==> flow/design.v (excerpt) <==
module color_centroid
  (
    input         clk,
    input         rst,           
    input  [2:0]  rgbfilter,     
    input         new_frame_i,   
    output [14:0] orig_addr,
    input  [11:0] orig_pxl,
    output        proc_we,
    output [14:0] proc_addr,
    output [11:0] proc_pxl,
    output [7:0]  centroid,
    output        new_centroid,
    output [2:0]  proximity
  );
For scale: ~2,200 cells after synthesis, roughly 400 flip-flops, ~0.021 sq mm of cells after synthesis.
export LEC_CHECK = 0
export CAP_MARGIN = 20
export CORE_MARGIN = 2
export CORE_UTILIZATION = 55
export CTS_CLUSTER_SIZE = 54
export MAX_ROUTING_LAYER = met5
export PLACE_DENSITY_LB_ADDON = 0.08
export SETUP_SLACK_MARGIN = 0.82
export SLEW_MARGIN = 20
export TNS_END_PERCENT = 65
create_clock -name core_clock -period 7.69 [get_ports {clk}]
run.sh (not shown) runs the stock make flow with config.mk's settings and CLKGATE_MAP_FILE=.
The first run produced a clean layout.
Rerun with:
CORE_UTILIZATION = 72   (was 55)
CTS_CLUSTER_DIAMETER = 358   (was unset)
CTS_CLUSTER_SIZE = 83   (was 54)
MAX_ROUTING_LAYER = unset   (was met5)
PLACE_DENSITY_LB_ADDON = unset   (was 0.08)
TNS_END_PERCENT = unset   (was 65)
clock period = 2.79 ns   (was 7.69 ns; I/O delays follow)
=> This time the run never finished: it broke off in 5_1_grt. Synthesized cell count is unchanged. Area after synthesis does not change. Die area goes down by about 23%.
Rerun with:
CORE_UTILIZATION = 62   (was 72)
CTS_CLUSTER_DIAMETER = unset   (was 358)
CTS_CLUSTER_SIZE = unset   (was 83)
SETUP_SLACK_MARGIN = unset   (was 0.82)
clock period = 5.03 ns   (was 2.79 ns; I/O delays follow)
- The new run finished with timing, DRC and antenna clean
- die area climbs by about a fifth
- synthesized area does not change
- synthesized cell count stays the same
Rerun with:
CORE_UTILIZATION = 70   (was 62)
clock period = 4.41 ns   (was 5.03 ns; I/O delays follow)
After rerunning: The new run completed without violations. Utilization rose by 9.4 points. Flip-flop count is unchanged. Die area drops by about 11%. Power goes up by 14%. Synthesized area stays the same. Clock power increases by 12%. First-iteration DRC count climbs by 44%. Non-clock buffer count increases by 17. Setup slack gets worse by 0.28 ns.


color_centroid again, from the RTL that the note above started with.
clock: 3.31 ns
lec_check: 0
cap_margin: 10
core_margin: 7
core_utilization: 35
gpl_routability_driven: 0
gpl_timing_driven: 0
max_routing_layer: met4
place_density_lb_addon: 0.03
slew_margin: 20
tns_end_percent: 35
The baseline completed and failed the layout checks on setup timing.
==> next run, changes <==
==> flow/config.mk (replaced) <==
export PLATFORM = sky130hd
export DESIGN_NAME = color_centroid
export DESIGN_NICKNAME = color_centroid
export VERILOG_FILES = /design/flow/design.v
export SDC_FILE = /design/flow/constraint.sdc
export NUM_CORES = 4
export LEC_CHECK = 0
export CAP_MARGIN = 20
export CORE_MARGIN = 2
export CORE_UTILIZATION = 40
export SLEW_MARGIN = 20
==> flow/constraint.sdc (replaced) <==
create_clock -name core_clock -period 5.31 [get_ports {clk}]
set_input_delay 1.0620 -clock core_clock [delete_from_list [all_inputs] [get_ports {clk}]]
set_output_delay 1.0620 -clock core_clock [all_outputs]
set_load 0.01 [all_outputs]
This time the run completed with no timing, DRC or antenna violations.
Wire length came out lower by 17%.
Worst setup slack gains 1.5 ns.
Register-to-register slack improves by 1.5 ns.
Area after synthesis does not change.
First-iteration DRC count rises by 15%.
Sequential cell count is unchanged.
Via count shrinks by 3.1%.
Sequential share of layout area grows by 2.2 points.


run A:
color_centroid again, from the RTL that the note above started with.
export LEC_CHECK = 0
export ABC_AREA = 0
export CAP_MARGIN = 20
export CORE_ASPECT_RATIO = 1.04
export CORE_MARGIN = 2
export CORE_UTILIZATION = 72
export MIN_ROUTING_LAYER = met1
export PLACE_DENSITY = 0.76
export SETUP_SLACK_MARGIN = 0.86
export SLEW_MARGIN = 40
create_clock -name core_clock -period 2.95 [get_ports {clk}]
Run status, run A: aborted in 4_1_cts, error DPL-0033
> inputs changed (run A -> run B)
Settings: SLEW_MARGIN: 40 -> 20; CORE_UTILIZATION: 72 -> 40; CORE_ASPECT_RATIO: 1.04 -> unset; SETUP_SLACK_MARGIN: 0.86 -> unset; ABC_AREA: 0 -> unset; PLACE_DENSITY: 0.76 -> unset; MIN_ROUTING_LAYER: met1 -> unset; the clock period (ns, I/O delays scaled along): 2.95 -> 10.0.
## What came out
Run B reached the end of the flow, and the finished layout is clean on the timing, DRC and antenna checks. From run A to run B the numbers moved as follows: worst setup slack after placement went up 5600 ps; post-placement cell area went down; die outline area increased by 0.024 mm^2 relative to the old numbers; number of placed cells counting well taps now larger. The area fraction in compound gates on run B is in line with that on run A.
Relative to run B, the following input files were edited for run C:
Settings: CORE_UTILIZATION now 57, was 40; the clock period (ns, I/O delays scaled along) now 2.95, was 10.0.
### Flow results
FAIL: run C; every other run in run B and run C is clean
Ran to the end and failed final checks on setup timing: run C.
Finished layout cell area is lower on run B
Number of well taps sits lower in run C than in run B.
Worst setup slack: run B and run C compared, lower one is run C
Of run B and run C, the run reporting the lower total power was run B.
A critical path startpoint of color_filter.colorpxls_rght_o[1] is what run B shows, while color_filter.colorpxls_left_o[3] belongs to run C.
The power consumed by the clock network of run C is higher than that of run B.
Input changes introduced in run D (baseline for comparison: run C):
Settings: changing CORE_UTILIZATION from 57 to 53; changing the clock period (ns, I/O delays scaled along) from 2.95 to 5.31.
==> results <==
- The H-tree depth was comparable across run C and run D.
- The final reports for run D and run C show clock latency on the worst-skew pair lower in the former.
- On worst path setup slack after routing, the higher figure sits with run D, not run C.
- In the tables for run C and run D, clock-cell share of area reads higher with run D.
- Run C has lower multi-input gate share of total cell area than run D.
- Run C ran in full, but the layout does not pass; the checks complain about setup timing.
- Run D: no failed stages, no open violations at the end
- Of run C and run D, the run reporting the higher total met2 wirelength after detailed routing was run C.
- Run D vs run C: combinational power share down
- In the reports for run C and run D, the larger total CTS buffers belongs to run D.
--- input diff run D..run E ---
Settings: CORE_UTILIZATION changed from 53 to 70; the clock period (ns, I/O delays scaled along) changed from 5.31 to 7.55.
Notes after the runs:
- Across both runs, overall fraction of global-route tracks in use was higher for run E than for run D.
- Post-layout period usage of the worst path in run E is 17 points lower than in run D
- Relative contribution of the clock network to total power for run E is higher than for run D.
- Run E leaves more setup margin than run D.
- Delta (run E minus run D): instance area after placement fell 1.1%, cell count fell 139.
- Compared to run D, the routing of run E uses more wire.
- Summary of run E over run D: met3 routing resource usage after global routing picked up an extra 1.0 points; number of violations reported at the end of detailed-routing iteration 0 went up by about 53%.
Input changes introduced in run F (baseline for comparison: run E):
Settings: swapping 70 for 72 in CORE_UTILIZATION; putting ABC_AREA at 1 where nothing was set; putting CTS_CLUSTER_DIAMETER at 242 where nothing was set; putting PLACE_DENSITY at 0.65 where nothing was set; swapping 7.55 for 3.25 in the clock period (ns, I/O delays scaled along).
Findings:
Across run E and run F, a clean result was obtained everywhere but in run F. Global-route usage over all layers: run F vs run E up 6.6 points. The run showing the greater parity-gate share of the synthesized area counting xor and xnor cells is run E. Relative to run E, share of the core filled with cells in the final layout has increased by 7.3 points in run F. Run E → run F: count of cell instances traversed by the critical path shows an increase of 5.0%; area overhead of the layout relative to synthesis shows an increase of 6.3 points; non-clock buffer count shows an increase of 134.
Power figures rest on the tool's default switching activity, not on a simulated workload.
